== job 8420 ==
// UT_TOP
module UT_TOP (
    clk, rst_n, in_valid, in_time,
    out_valid, out_display, out_day
);
input clk, rst_n, in_valid;
input [30:0] in_time;
output reg out_valid;
output reg [3:0] out_display;
output reg [2:0] out_day;
parameter IDLE = 0;
parameter INPUT = 1;
parameter CAL = 2;
parameter OUTPUT = 3;
reg [1:0] next_state, current_state;
reg [4:0] count;
reg [4:0] four_year_span;
reg [1:0] leap_count;  
reg [30:0] in_time_reg;
reg [26:0] four_year;
reg [24:0] one_year;
reg [21:0] month;
reg [17:0] date;
reg [17:0] hour;
reg [5:0] minute;
reg [5:0] second;
reg [10:0] year_ip_in;
reg [3:0] month_ip_in;
reg [4:0] date_ip_in;
reg [4:0] hour_ip_in;
reg [5:0] minute_ip_in;
reg [5:0] second_ip_in;
reg [11:0] bin;
wire [15:0] bout;
reg [2:0] out_day_reg;  
reg [15:0] year_ip_out;
reg [7:0] month_ip_out, date_ip_out, hour_ip_out, minute_ip_out, second_ip_out;
always@ (posedge clk or negedge rst_n) begin
  if(!rst_n)
    current_state <= IDLE;
  else
    current_state <= next_state;
end
always@ (*) begin
    case(current_state)
    IDLE: begin
        if(in_valid)
            next_state = CAL;
        else
            next_state = IDLE;
    end
    CAL: begin
        if(count == 17)
            next_state = IDLE;
        else
            next_state = CAL;
    end
  ...
Size in the first run: roughly 6700 cells after synthesis, roughly 250 flip-flops, ~42 I/O pins, about 39000 um^2 of cells after synthesis.
export LEC_CHECK = 0
export ABC_AREA = 1
export CAP_MARGIN = 20
export CELL_PAD_IN_SITES_DETAIL_PLACEMENT = 2
export CORE_ASPECT_RATIO = 0.66
export CORE_MARGIN = 8
export CORE_UTILIZATION = 35
export CTS_CLUSTER_DIAMETER = 168
export GPL_ROUTABILITY_DRIVEN = 1
export HOLD_SLACK_MARGIN = -0.01
export MAX_ROUTING_LAYER = met5
export MIN_ROUTING_LAYER = met2
export SLEW_MARGIN = 20
export TNS_END_PERCENT = 80
create_clock -name core_clock -period 21.0 [get_ports {clk}]
run.sh (not shown) runs the stock make flow with config.mk's settings and CLKGATE_MAP_FILE=.
Job 8420 did not run to completion, as it errored out during global routing (5_1_grt).
--- input diff job 8420..job 6676 ---
# job 8420
export LEC_CHECK = 0
export ABC_AREA = 1
export CAP_MARGIN = 20
export CELL_PAD_IN_SITES_DETAIL_PLACEMENT = 2
export CORE_ASPECT_RATIO = 0.66
export CORE_MARGIN = 8
export CORE_UTILIZATION = 35
export CTS_CLUSTER_DIAMETER = 168
export GPL_ROUTABILITY_DRIVEN = 1
export HOLD_SLACK_MARGIN = -0.01
export MAX_ROUTING_LAYER = met5
export MIN_ROUTING_LAYER = met2
export SLEW_MARGIN = 20
export TNS_END_PERCENT = 80
create_clock -name core_clock -period 21.0 [get_ports {clk}]
# job 6676
export LEC_CHECK = 0
export CAP_MARGIN = 20
export CORE_ASPECT_RATIO = 1.15
export CORE_MARGIN = 2
export CORE_UTILIZATION = 72
export CTS_CLUSTER_DIAMETER = 168
export GPL_ROUTABILITY_DRIVEN = 1
export MAX_ROUTING_LAYER = met4
export SLEW_MARGIN = 20
export TNS_END_PERCENT = 50
create_clock -name core_clock -period 11.9 [get_ports {clk}]
--- outcome ---
Job 6676: flow complete, layout not clean; failing: negative setup slack
Register area share after synthesis was higher in job 8420 than in job 6676.
Compared with job 8420, in job 6676 number of nets produced by synthesis shows a reduction of 453, cell area after technology mapping picked up an extra 4.7%, mean post-synth cell area now sits higher, area of the core fell by 55000 um^2, initial standard-cell utilization of the core up 37 points.
Of job 6676 and job 8420, it is job 6676 that has the higher cell resize tally after clock tree synthesis.
Changes observed in job 6676 relative to job 8420: sum of net half-perimeters after detailed placement lost 44%; simple-gate share of the synthesized area decreased 2.2 points.
The die span in x in job 6676 sits 47% below the value recorded for job 8420.
Chip area in the Yosys report was lower in the run labelled job 8420.
### job 6676 -> job 2045
# job 6676
export LEC_CHECK = 0
export CAP_MARGIN = 20
export CORE_ASPECT_RATIO = 1.15
export CORE_MARGIN = 2
export CORE_UTILIZATION = 72
export CTS_CLUSTER_DIAMETER = 168
export GPL_ROUTABILITY_DRIVEN = 1
export MAX_ROUTING_LAYER = met4
export SLEW_MARGIN = 20
export TNS_END_PERCENT = 50
create_clock -name core_clock -period 11.9 [get_ports {clk}]
# job 2045
export LEC_CHECK = 0
export CAP_MARGIN = 20
export CORE_ASPECT_RATIO = 0.57
export CORE_MARGIN = 2
export CORE_UTILIZATION = 40
export CTS_CLUSTER_DIAMETER = 392
export SLEW_MARGIN = 20
export TNS_END_PERCENT = 10
create_clock -name core_clock -period 20.0 [get_ports {clk}]
Results
Job 2045: done, clean on timing, DRC and antenna
Job 2045 vs job 6676: worst setup slack after layout up
The run showing the greater part of the cycle the worst path needs is job 6676.
Against job 6676, count of nets after finishing in job 2045 fell by a few percent.
In job 2045, the area of all placed cells without fillers came out about 2% below the value in job 6676.
Job 6676 -> job 2045: filler cell count increased by more than 100%
Re number of slew-limit violations in the final report: no difference whatsoever between job 2045 and job 6676.
The following lists how job 2211 was set up differently from job 2045:
# job 2045
export LEC_CHECK = 0
export CAP_MARGIN = 20
export CORE_ASPECT_RATIO = 0.57
export CORE_MARGIN = 2
export CORE_UTILIZATION = 40
export CTS_CLUSTER_DIAMETER = 392
export SLEW_MARGIN = 20
export TNS_END_PERCENT = 10
create_clock -name core_clock -period 20.0 [get_ports {clk}]
# job 2211
export LEC_CHECK = 0
export CAP_MARGIN = 20
export CORE_MARGIN = 2
export CORE_UTILIZATION = 65
export PLACE_DENSITY_LB_ADDON = 0.0
export SETUP_SLACK_MARGIN = 3.81
export SLEW_MARGIN = 40
create_clock -name core_clock -period 14.5 [get_ports {clk}]
==> comparison <==
Compared with job 2045, in job 2211 via density per instance now larger; detailed route wirelength on metal2 now larger.
Of job 2045 and job 2211, the lower sequential cell area share belongs to job 2211.
Delta (job 2211 minus job 2045): number of fillers in the final layout -about 50%, buffering overhead +0.84 points, die width -170 um.
